==> inputs of build 83 <==
==> flow/design.v (excerpt) <==
module sa_top (
    input  logic          clk_i,
    input  logic          rst_ni,
    input  logic          s_valid_i,
    input  logic          s_last_i,
    input  logic          m_ready_i,
    output logic          s_ready_o,
    output logic          m_valid_o,
    output logic          m_last_o,
    input  logic [ 15:0]  sx_data_i,
    input  logic [ 63:0]  sk_data_i,
    output logic [ 63:0]  m_data_o
);
Settings: LEC_CHECK=0, CAP_MARGIN=20, CELL_PAD_IN_SITES_DETAIL_PLACEMENT=2, CELL_PAD_IN_SITES_GLOBAL_PLACEMENT=2, CORE_ASPECT_RATIO=1.14, CORE_MARGIN=2, CORE_UTILIZATION=34, CTS_CLUSTER_SIZE=42, MAX_ROUTING_LAYER=met4, PLACE_DENSITY=0.56, SLEW_MARGIN=0; clock period 6.91 ns.
run.sh (not shown) runs the stock make flow with config.mk's settings and CLKGATE_MAP_FILE=.
==> inputs of trial 7, as changes to build 83 <==
==> flow/config.mk (replaced) <==
export PLATFORM = sky130hd
export DESIGN_NAME = sa_top
export DESIGN_NICKNAME = sa_top
export VERILOG_FILES = /design/flow/design.v
export SDC_FILE = /design/flow/constraint.sdc
export NUM_CORES = 4
export LEC_CHECK = 0
export CAP_MARGIN = 20
export CELL_PAD_IN_SITES_GLOBAL_PLACEMENT = 0
export CORE_ASPECT_RATIO = 1.14
export CORE_MARGIN = 2
export CORE_UTILIZATION = 72
export CTS_CLUSTER_DIAMETER = 51
export CTS_CLUSTER_SIZE = 52
export MAX_ROUTING_LAYER = met5
export PLACE_DENSITY = 0.36
export SETUP_SLACK_MARGIN = 1.12
export SLEW_MARGIN = 20
==> flow/constraint.sdc (replaced) <==
create_clock -name core_clock -period 3.83 [get_ports {clk_i}]
set_input_delay 0.7660 -clock core_clock [delete_from_list [all_inputs] [get_ports {clk_i}]]
set_output_delay 0.7660 -clock core_clock [all_outputs]
set_load 0.01 [all_outputs]
==> inputs of build 42, as changes to build 83 <==
==> flow/config.mk (replaced) <==
export PLATFORM = sky130hd
export DESIGN_NAME = sa_top
export DESIGN_NICKNAME = sa_top
export VERILOG_FILES = /design/flow/design.v
export SDC_FILE = /design/flow/constraint.sdc
export NUM_CORES = 4
export LEC_CHECK = 0
export ABC_AREA = 1
export CAP_MARGIN = 20
export CELL_PAD_IN_SITES_GLOBAL_PLACEMENT = 0
export CORE_ASPECT_RATIO = 1.14
export CORE_MARGIN = 2
export CORE_UTILIZATION = 65
export CTS_CLUSTER_DIAMETER = 57
export MAX_ROUTING_LAYER = met5
export SLEW_MARGIN = 20
==> flow/constraint.sdc (replaced) <==
create_clock -name core_clock -period 5.43 [get_ports {clk_i}]
set_input_delay 1.0860 -clock core_clock [delete_from_list [all_inputs] [get_ports {clk_i}]]
set_output_delay 1.0860 -clock core_clock [all_outputs]
set_load 0.01 [all_outputs]
==> inputs of build 64, as changes to build 83 <==
==> flow/config.mk (replaced) <==
export PLATFORM = sky130hd
export DESIGN_NAME = sa_top
export DESIGN_NICKNAME = sa_top
export VERILOG_FILES = /design/flow/design.v
export SDC_FILE = /design/flow/constraint.sdc
export NUM_CORES = 4
export LEC_CHECK = 0
export CAP_MARGIN = 20
export CORE_MARGIN = 2
export CORE_UTILIZATION = 72
export CTS_CLUSTER_DIAMETER = 27
export CTS_CLUSTER_SIZE = 41
export SETUP_SLACK_MARGIN = 0.59
export SLEW_MARGIN = 20
==> flow/constraint.sdc (replaced) <==
create_clock -name core_clock -period 3.56 [get_ports {clk_i}]
set_input_delay 0.7120 -clock core_clock [delete_from_list [all_inputs] [get_ports {clk_i}]]
set_output_delay 0.7120 -clock core_clock [all_outputs]
set_load 0.01 [all_outputs]
==> CHANGELOG.md <==
## Implementation

- CP Capture Point: i_sa.MR[0].MC[4].genblk1.MUL.temp_mul[11]
- FF-to-FF path depth: 11
- Status: complete, but fails checks
- Number of well taps: around 2,400
- Finish-stage setup viols: ~95
- Yosys cell count: around 16,000
- Final RePlAce weighted congestion: about 0.94
- Inverters: between 700 and 800
- M1 WL: about 160 mm
- Post-CTS Resized: 294
- Aoi share: around 16%
- Layout check fault list: negative setup slack
- Setup slack after layout: -0.617 ns
the above is filed under build 64

==> CHANGELOG.md <==
## Implementation

- Finish-stage setup viols: 0
- Post-CTS Resized: 0
- Final RePlAce weighted congestion: 0.835
- Aoi share: between 10% and 20%
- CP Capture Point: i_sa.MR[0].MC[0].genblk1.MUL.temp_mul[11]
- Status: timing/DRC/antenna clean
- FF-to-FF path depth: 15
- CTS Sinks: slightly above 2,000
- Setup slack after layout: between 1.5 and 2 ns
- Yosys cell count: about 16,000
- M1 WL: between 200 and 250 mm
- Die ar.: a little under 400,000 um^2
the above is filed under build 83

==> CHANGELOG.md <==
## Implementation

- Setup slack after layout: 1.14 ns
- Pre-CTS WS: 0.355 ns
- FF-to-FF path depth: 17
- Yosys cell count: a little under 20,000
- Finish-stage setup viols: 0
- Post-CTS Resized: 0
- CP Capture Point: s_ready_o
- Status: timing/DRC/antenna clean
- Final RePlAce weighted congestion: ~0.94
- Aoi share: roughly 17%
- Unrepaired setup endpoints after global routing: false
the above is filed under build 42

==> CHANGELOG.md <==
## Implementation

- Leakage power: between 60 and 70 nW
- Status: complete, but fails checks
- Number of well taps: between 2,000 and 2,500
- M1 WL: ~140 mm
- Aoi share: about 16%
- Setup slack after layout: -0.0401 ns
- Yosys cell count: ~16,000
- Inverters: slightly below 800
- Layout check fault list: negative setup slack
- Final RePlAce weighted congestion: roughly 0.96
- CP Capture Point: i_sa.MR[2].MC[5].genblk1.MUL.temp_mul[11]
- Post-CTS Resized: ~300
- FF-to-FF path depth: 15
- Finish-stage setup viols: 8
the above is filed under trial 7


========
==> inputs of run a <==
==> flow/design.v <==
module n_delay #(
    parameter  int unsigned Latency    = 1,
    parameter  int unsigned Width      = 8,
    localparam int unsigned LatencyMin = Latency == 0 ? 1 : Latency
) (
    input  logic                        clk_i,
    input  logic                        en_i,
    input  logic                        rst_ni,
    input  logic [           Width-1:0] data_i,
    output logic [           Width-1:0] data_o,
    output logic [LatencyMin*Width-1:0] buffer_o
);
  logic [(Latency+1)-1:0][Width-1:0] buffer_temp;
  assign buffer_temp[0] = data_i;
  assign data_o = buffer_temp[(Latency+1)-1];
  for (genvar n = 0; n < Latency; n++) begin : gen_buffer
    always_ff @(posedge clk_i)
      if (!rst_ni) buffer_temp[n+1] <= '0;
      else if (en_i) buffer_temp[n+1] <= buffer_temp[n];
  end
  if (Latency == 0) assign buffer_o = data_i;
  else if (Latency == 1) assign buffer_o = buffer_temp[0];
  else assign buffer_o = buffer_temp[Latency-1:0];
endmodule
(* use_dsp = "yes" *)
module integer_multiplier #(
    parameter  int unsigned WidthX  = 4,
    parameter  int unsigned WidthK  = 8,
    parameter  int unsigned Latency = 1,
    localparam int unsigned WidthY  = WidthX + WidthK
) (
    input  logic                     clk_i,
    input  logic                     rst_ni,
    input  logic                     en_i,
    input  logic signed [WidthX-1:0] x_i,
    input  logic signed [WidthK-1:0] k_i,
    output logic signed [WidthY-1:0] y_o
);
  logic signed [WidthY-1:0] temp_mul;
  always_ff @(posedge clk_i)
    if (!rst_ni) temp_mul <= '0;
    else if (en_i) temp_mul <= $signed(x_i) * $signed(k_i);
  n_delay #(
      .Latency(Latency - 1),
      .Width  (WidthY)
  ) i_mac_delay (
      .clk_i   (clk_i),
      .en_i    (en_i),
      .rst_ni  (rst_ni),
      .data_i  (temp_mul),
      .data_o  (y_o),
      .buffer_o()
  );
endmodule
(* use_dsp = "yes" *)
module minifloat_multiplier #(
    parameter  int unsigned ExpWidthX   = 4,
    parameter  int unsigned ExpWidthK   = 4,
    parameter  int unsigned ManWidthX   = 3,
    parameter  int unsigned ManWidthK   = 3,
    parameter  int unsigned Latency     = 1,
    localparam int unsigned WidthX      = 1 + ExpWidthX + ManWidthX,
    localparam int unsigned WidthK      = 1 + ExpWidthK + ManWidthK,
    localparam int unsigned ManWidthMax = ((ManWidthX > ManWidthK) ? ManWidthX : ManWidthK),
    localparam int unsigned ExpWidthMax = ((ExpWidthX > ExpWidthK) ? ExpWidthX : ExpWidthK),
    localparam int unsigned WidthY      = 2 * (ManWidthMax + (2 ** ExpWidthMax))
) (
    input  logic                     clk_i,
    input  logic                     rst_ni,
    input  logic                     en_i,
    input  logic        [WidthX-1:0] x_i,
    input  logic        [WidthK-1:0] k_i,
    output logic signed [WidthY-1:0] y_o
);
  logic sign_x, sign_k;
  logic [ExpWidthX-1:0] exp_x;
  logic [ExpWidthK-1:0] exp_k;
  logic [ManWidthX-1:0] man_x;
  logic [ManWidthK-1:0] man_k;
  logic norm_x, norm_k;
  logic [(ManWidthX+1)-1:0] ext_man_x;   
  logic [(ManWidthK+1)-1:0] ext_man_k;   
  logic signed [(ManWidthX-1)+2:0] signed_man_x;   
  logic signed [(ManWidthK-1)+2:0] signed_man_k;   
  logic signed [WidthY-1:0] fixed_product;
  always_comb begin
    {sign_x, exp_x, man_x} = x_i;
    {sign_k, exp_k, man_k} = k_i;
    {norm_x, norm_k} = {|exp_x, |exp_k};
    ext_man_x = {norm_x, man_x};   
    ext_man_k = {norm_k, man_k};   
    signed_man_x = sign_x ? -ext_man_x : ext_man_x;   
    signed_man_k = sign_k ? -ext_man_k : ext_man_k;   
    fixed_product = ($signed(signed_man_x) * $signed(signed_man_k)) <<
        ($unsigned({1'b0, exp_x} + {1'b0, exp_k}) - $unsigned(norm_x) - $unsigned(norm_k));
  end
  logic signed [WidthY-1:0] temp_mul;
  always_ff @(posedge clk_i) begin
    if (!rst_ni) temp_mul <= '0;
    else if (en_i) temp_mul <= fixed_product;
  end
  n_delay #(
      .Latency(Latency - 1),
      .Width  (WidthY)
  ) i_mac_delay (
      .clk_i   (clk_i),
      .en_i    (en_i),
      .rst_ni  (rst_ni),
      .data_i  (temp_mul),
      .data_o  (y_o),
      .buffer_o()
  );
endmodule
module acc #(
    parameter int unsigned WidthX  = 4,
    parameter int unsigned WidthY  = 16,
    parameter int unsigned Latency = 1
) (
    input  logic                     clk_i,
    input  logic                     rst_ni,
    input  logic                     en_i,
    input  logic                     x_valid_i,
    input  logic                     first_i,
    input  logic signed [WidthX-1:0] x_i,
    output logic signed [WidthY-1:0] y_o
);
  logic signed [WidthY-1:0] temp_acc;
  always_ff @(posedge clk_i)
    if (!rst_ni) temp_acc <= '0;
    else if (en_i && x_valid_i) begin
      temp_acc <= WidthY'($signed(x_i)) + $signed(first_i ? WidthY'(0) : temp_acc);
    end
  n_delay #(
      .Latency(Latency - 1),
      .Width  (WidthY)
  ) i_mac_delay (
      .clk_i   (clk_i),
      .en_i    (en_i),
      .rst_ni  (rst_ni),
      .data_i  (temp_acc),
      .data_o  (y_o),
      .buffer_o()
  );
endmodule
module tri_buffer #(
    parameter int unsigned Width = 8,
    parameter int unsigned Size  = 4
) (
    input  logic                       clk_i,
    input  logic                       rst_ni,
    input  logic                       en_i,
    input  logic [Size-1:0][Width-1:0] x_i,
    output logic [Size-1:0][Width-1:0] y_o
);
  logic signed [Size-1:0][Size-1:0][Width-1:0] buffer;  
  assign buffer[0] = x_i;   
  for (genvar row = 1; row < Size; row++) begin : gen_row   
    for (genvar col = row; col < Size; col++) begin : gen_col   
      always_ff @(posedge clk_i)
        if (!rst_ni) buffer[row][col] <= 0;
        else if (en_i) buffer[row][col] <= buffer[row-1][col];
    end
  end
  for (genvar col = 0; col < Size; col++) begin : gen_output   
    assign y_o[col] = buffer[col][col];   
  end
endmodule
module axis_sa #(
    parameter int unsigned LatencyMul = 1,
    parameter int unsigned LatencyAcc = 1,
    parameter int unsigned Rows = 4,
    parameter int unsigned Cols = 8,
    parameter int unsigned WidthY = 16,   
    parameter int unsigned MacType = 0,   
    parameter int unsigned WidthX = 4,
    parameter int unsigned WidthK = 8,
    parameter int unsigned ExpWidthX = 4,
    parameter int unsigned ExpWidthK = 4,
    parameter int unsigned ManWidthX = 3,
    parameter int unsigned ManWidthK = 3,
    parameter int unsigned WidthM = WidthX + WidthK,   
    localparam int unsigned FpWidthX = 1 + ExpWidthX + ManWidthX,
    localparam int unsigned FpWidthK = 1 + ExpWidthK + ManWidthK,
    localparam int unsigned ManWidthMax = ((ManWidthX > ManWidthK) ? ManWidthX : ManWidthK),
    localparam int unsigned ExpWidthMax = ((ExpWidthX > ExpWidthK) ? ExpWidthX : ExpWidthK),
    localparam int unsigned FpWidthM = 2 * (ManWidthMax + (2 ** ExpWidthMax)),
    localparam int unsigned DiagLen = (Rows + Cols) - 1,
    localparam int unsigned ActualWidthX = (MacType == 0) ? WidthX : FpWidthX,
    localparam int unsigned ActualWidthK = (MacType == 0) ? WidthK : FpWidthK,
    localparam int unsigned ActualWidthM = (MacType == 0) ? WidthY : FpWidthM
) (
    input  logic                              clk_i,
    input  logic                              rst_ni,
    input  logic                              s_valid_i,
    input  logic                              s_last_i,
    input  logic                              m_ready_i,
    output logic                              s_ready_o,
    output logic                              m_valid_o,
    output logic                              m_last_o,
    input  logic [Rows-1:0][ActualWidthX-1:0] sx_data_i,
    input  logic [Cols-1:0][ActualWidthK-1:0] sk_data_i,
    output logic [Rows-1:0][      WidthY-1:0] m_data_o
);
  logic en_mac, en_shift;
  logic [Rows-1:0][ActualWidthX-1:0] xi_delayed;
  logic [Cols-1:0][ActualWidthK-1:0] ki_delayed, sk_reversed;
  logic [Rows-1:0][Cols-1:0][ActualWidthX-1:0] xi;
  logic [Rows-1:0][Cols-1:0][ActualWidthK-1:0] ki;
  logic [Rows-1:0][Cols-1:0][ActualWidthM-1:0] mo;
  logic [Rows-1:0][Cols-1:0][WidthY-1:0] ao, ro;
  logic [DiagLen-1:0] r_valid, r_last, r_copy, r_clear, conflict, a_valid, m_first;
  logic [LatencyMul+LatencyAcc+DiagLen-1:0] valid, vlast;
  assign en_mac   = !(|conflict);  
  assign en_shift = r_valid[DiagLen-1] && m_ready_i;   
  logic busy, s_fire;
  assign s_ready_o = en_mac && !busy;
  assign s_fire = s_valid_i && s_ready_o;
  always_ff @(posedge clk_i)
    if (!rst_ni) busy <= 1'b0;
    else if (s_fire && s_last_i) busy <= 1'b1;
    else if (m_valid_o && m_ready_i && m_last_o) busy <= 1'b0;
  for (genvar c = 0; c < Cols; c++) assign sk_reversed[c] = sk_data_i[Cols-1-c];
  tri_buffer #(
      .Width(ActualWidthX),
      .Size (Rows)
  ) i_tri_x (
      .clk_i (clk_i),
      .rst_ni(rst_ni),
      .en_i  (en_mac),
      .x_i   (sx_data_i),
      .y_o   (xi_delayed)
  );
  tri_buffer #(
      .Width(ActualWidthK),
      .Size (Cols)
  ) i_tri_k (
      .clk_i (clk_i),
      .rst_ni(rst_ni),
      .en_i  (en_mac),
      .x_i   (sk_reversed),
      .y_o   (ki_delayed)
  );
  n_delay #(
      .Latency(LatencyMul + LatencyAcc + DiagLen),
      .Width  (1)
  ) i_valid (
      .clk_i   (clk_i),
      .en_i    (en_mac),
      .rst_ni  (rst_ni),
      .data_i  (s_valid_i && !busy),
      .data_o  (),
      .buffer_o(valid)
  );
  n_delay #(
      .Latency(LatencyMul + LatencyAcc + DiagLen),
      .Width  (1)
  ) i_vlast (
      .clk_i   (clk_i),
      .en_i    (en_mac),
      .rst_ni  (rst_ni),
      .data_i  (s_valid_i && !busy && s_last_i),
      .data_o  (),
      .buffer_o(vlast)
  );
  for (genvar r = 0; r < Rows; r++) begin
    for (genvar c = 0; c < Cols; c++) begin
      if (c == 0) assign xi[r][c] = xi_delayed[r];
      else   
        always_ff @(posedge clk_i)
          if (!rst_ni) xi[r][c] <= '0;
          else if (en_mac) xi[r][c] <= xi[r][c-1];
      if (r == 0) assign ki[r][c] = ki_delayed[c];
      else   
        always_ff @(posedge clk_i)
          if (!rst_ni) ki[r][c] <= '0;
          else if (en_mac) ki[r][c] <= ki[r-1][c];
    end
  end
  for (genvar r = 0; r < Rows; r++) begin : MR
    for (genvar c = 0; c < Cols; c++) begin : MC
      if (MacType == 0) begin
        logic signed [WidthM-1:0] mul_y;
        assign mo[r][c] = ActualWidthM'(mul_y);
        integer_multiplier #(
            .WidthX (WidthX),
            .WidthK (WidthK),
            .Latency(LatencyMul)
        ) MUL (
            .clk_i (clk_i),
            .rst_ni(rst_ni),
            .en_i  (en_mac),
            .x_i   (xi[r][c]),
            .k_i   (ki[r][c]),
            .y_o   (mul_y)
        );
      end else begin
        minifloat_multiplier #(
            .ExpWidthX(ExpWidthX),
            .ExpWidthK(ExpWidthK),
            .ManWidthX(ManWidthX),
            .ManWidthK(ManWidthK),
            .Latency  (LatencyMul)
        ) MUL (
            .clk_i (clk_i),
            .rst_ni(rst_ni),
            .en_i  (en_mac),
            .x_i   (xi[r][c]),
            .k_i   (ki[r][c]),
            .y_o   (mo[r][c])
        );
      end
    end
  end
  for (genvar d = 0; d < DiagLen; d++) begin
    always_ff @(posedge clk_i)
      if (!rst_ni) m_first[d] <= 1'b1;
      else if (valid[LatencyMul+d]) m_first[d] <= vlast[LatencyMul+d];
  end
  for (genvar r = 0; r < Rows; r++) begin : AR
    for (genvar c = 0; c < Cols; c++) begin : AC
      localparam d = (r + c);
      acc #(
          .WidthX (ActualWidthM),
          .WidthY (WidthY),
          .Latency(LatencyAcc)
      ) ACC (
          .clk_i    (clk_i),
          .rst_ni   (rst_ni),
          .en_i     (en_mac),
          .x_valid_i(valid[LatencyMul+d]),
          .first_i  (m_first[d]),
          .x_i      (mo[r][c]),
          .y_o      (ao[r][c])
      );
    end
  end
  for (genvar d = 0; d < DiagLen; d++) begin
    if (d == 0) assign r_last[0] = r_valid[0];
    else
      always_ff @(posedge clk_i)
        if (!rst_ni) r_last[d] <= 0;
        else if (en_shift)
          if ((d >= (Cols - 1)) && m_last_o)
            r_last[d] <= 0;   
          else r_last[d] <= r_last[d-1];   
    always_ff @(posedge clk_i)
      if (!rst_ni) a_valid[d] <= 0;
      else if (en_mac) a_valid[d] <= vlast[LatencyMul+LatencyAcc+d-1];
    assign conflict [d] = a_valid[d]  &&  r_valid[d];  
    assign r_copy   [d] = a_valid[d]  && !r_valid[d];  
    assign r_clear[d] = en_shift && r_last[d];   
    always_ff @(posedge clk_i)
      if (!rst_ni) r_valid[d] <= 0;
      else if ((d >= (Cols - 1)) && en_shift && m_last_o)
        r_valid[d] <= 0;   
      else if (r_copy[d]) r_valid[d] <= 1;
      else if (r_clear[d]) r_valid[d] <= 0;
  end
  for (genvar r = 0; r < Rows; r++) begin
    for (genvar c = 0; c < Cols; c++) begin
      if (c == 0) begin
        always_ff @(posedge clk_i)
          if (!rst_ni) ro[r][0] <= '0;
          else if (r_copy[(r + 0)]) ro[r][0] <= ao[r][0];
      end else begin
        always_ff @(posedge clk_i)
          if (!rst_ni) ro[r][c] <= '0;
          else if (r_copy[(r + c)]) ro[r][c] <= ao[r][c];
          else if (en_shift) ro[r][c] <= ro[r][c-1];
      end
    end
  end
  assign m_valid_o = r_valid[DiagLen-1];
  assign m_last_o  = r_last[Cols-1];
  for (genvar r = 0; r < Rows; r++) assign m_data_o[r] = ro[r][Cols-1];
endmodule
module sa_top (
    input  logic          clk_i,
    input  logic          rst_ni,
    input  logic          s_valid_i,
    input  logic          s_last_i,
    input  logic          m_ready_i,
    output logic          s_ready_o,
    output logic          m_valid_o,
    output logic          m_last_o,
    input  logic [ 15:0]  sx_data_i,
    input  logic [ 63:0]  sk_data_i,
    output logic [ 63:0]  m_data_o
);
  axis_sa #(
      .LatencyMul(1),
      .LatencyAcc(1),
      .Rows      (4),
      .Cols      (8),
      .WidthY    (16),
      .MacType   (0),
      .WidthX    (4),
      .WidthK    (8)
  ) i_sa (
      .clk_i    (clk_i),
      .rst_ni   (rst_ni),
      .s_valid_i(s_valid_i),
      .s_last_i (s_last_i),
      .m_ready_i(m_ready_i),
      .s_ready_o(s_ready_o),
      .m_valid_o(m_valid_o),
      .m_last_o (m_last_o),
      .sx_data_i(sx_data_i),
      .sk_data_i(sk_data_i),
      .m_data_o (m_data_o)
  );
endmodule
==> flow/run.sh <==
#!/bin/bash
# the make line also repeats each setting of config.mk as NAME=value (left out here)
make -C /OpenROAD-flow-scripts/flow DESIGN_CONFIG=/design/flow/config.mk WORK_HOME=/design/flow/orfs CLKGATE_MAP_FILE= finish
==> flow/config.mk <==
export PLATFORM = sky130hd
export DESIGN_NAME = sa_top
export DESIGN_NICKNAME = sa_top
export VERILOG_FILES = /design/flow/design.v
export SDC_FILE = /design/flow/constraint.sdc
export NUM_CORES = 4
export LEC_CHECK = 0
export CAP_MARGIN = 20
export CORE_MARGIN = 2
export CORE_UTILIZATION = 62
export CTS_CLUSTER_SIZE = 99
export PLACE_DENSITY = 0.6
export SLEW_MARGIN = 20
==> flow/constraint.sdc <==
create_clock -name core_clock -period 3.04 [get_ports {clk_i}]
set_input_delay 0.6080 -clock core_clock [delete_from_list [all_inputs] [get_ports {clk_i}]]
set_output_delay 0.6080 -clock core_clock [all_outputs]
set_load 0.01 [all_outputs]
==> run b: changes against run a <==
- CELL_PAD_IN_SITES_GLOBAL_PLACEMENT: unset -> 0
- CORE_ASPECT_RATIO: unset -> 1.14
- CORE_UTILIZATION: 62 -> 68
- CTS_CLUSTER_SIZE: 99 -> 25
- MAX_ROUTING_LAYER: unset -> met5
- PLACE_DENSITY: 0.6 -> unset
==> flow/constraint.sdc (replaced) <==
create_clock -name core_clock -period 3.42 [get_ports {clk_i}]
set_input_delay 0.6840 -clock core_clock [delete_from_list [all_inputs] [get_ports {clk_i}]]
set_output_delay 0.6840 -clock core_clock [all_outputs]
set_load 0.01 [all_outputs]
==> run c: changes against run a <==
- CELL_PAD_IN_SITES_GLOBAL_PLACEMENT: unset -> 0
- CORE_ASPECT_RATIO: unset -> 1.14
- CORE_UTILIZATION: 62 -> 68
- CTS_CLUSTER_DIAMETER: unset -> 30
- CTS_CLUSTER_SIZE: 99 -> unset
- MAX_ROUTING_LAYER: unset -> met5
- PLACE_DENSITY: 0.6 -> unset
==> flow/constraint.sdc (replaced) <==
create_clock -name core_clock -period 5.43 [get_ports {clk_i}]
set_input_delay 1.0860 -clock core_clock [delete_from_list [all_inputs] [get_ports {clk_i}]]
set_output_delay 1.0860 -clock core_clock [all_outputs]
set_load 0.01 [all_outputs]
==> run summary <==
impl run done, here's what came out: outcome finished with violations, Fail Reasons negative setup slack, CP Class reg -> reg, Data required, critical path 4.21 ns, f_max 260 MHz, met2 wire length 185000 um, sum of negative setup slack -16.75 ns, met3 usage 4.74%, metal3 WL 24900 um, final worst path period need 3.85 ns, core region area 0.192 mm^2, met2 Use GR 65.1%, post-route setup slack -0.431 ns, worst flop-to-flop path endpoint i_sa.MR[1].MC[5].genblk1.MUL.temp_mul[11], power share of the sequential group 46.3%, Setup Viol. Count Final 97, Seq power 0.0241 W, total wire length 384000 um, final RePlAce weighted congestion 0.954
[end of results for run b]
==> run summary <==
impl run done, here's what came out: met3 usage 5.43%, met2 Use GR 61.6%, f_max 215 MHz, sum of negative setup slack 0 ns, met2 wire length 174000 um, CP Class reg -> out, Seq power 0.0153 W, Setup Viol. Count Final 0, core region area 0.192 mm^2, final RePlAce weighted congestion 0.939, total wire length 360000 um, metal3 WL 22900 um, outcome timing/DRC/antenna clean, worst flop-to-flop path endpoint i_sa.MR[1].MC[6].genblk1.MUL.temp_mul[11], power share of the sequential group 35.1%, post-route setup slack 0.780 ns
[end of results for run c]
==> run summary <==
impl run done, here's what came out: Seq power 0.0270 W, outcome finished with violations, met3 usage 3.95%, post-route setup slack -0.817 ns, power share of the sequential group 45.5%, Setup Viol. Count Final 187, met2 wire length 181000 um, metal3 WL 21200 um, Fail Reasons negative setup slack, worst flop-to-flop path endpoint i_sa.MR[2].MC[1].genblk1.MUL.temp_mul[11], total wire length 380000 um, CP Class reg -> reg, sum of negative setup slack -71.09 ns
[end of results for run a]
Power is estimated from default activity; no workload was simulated.
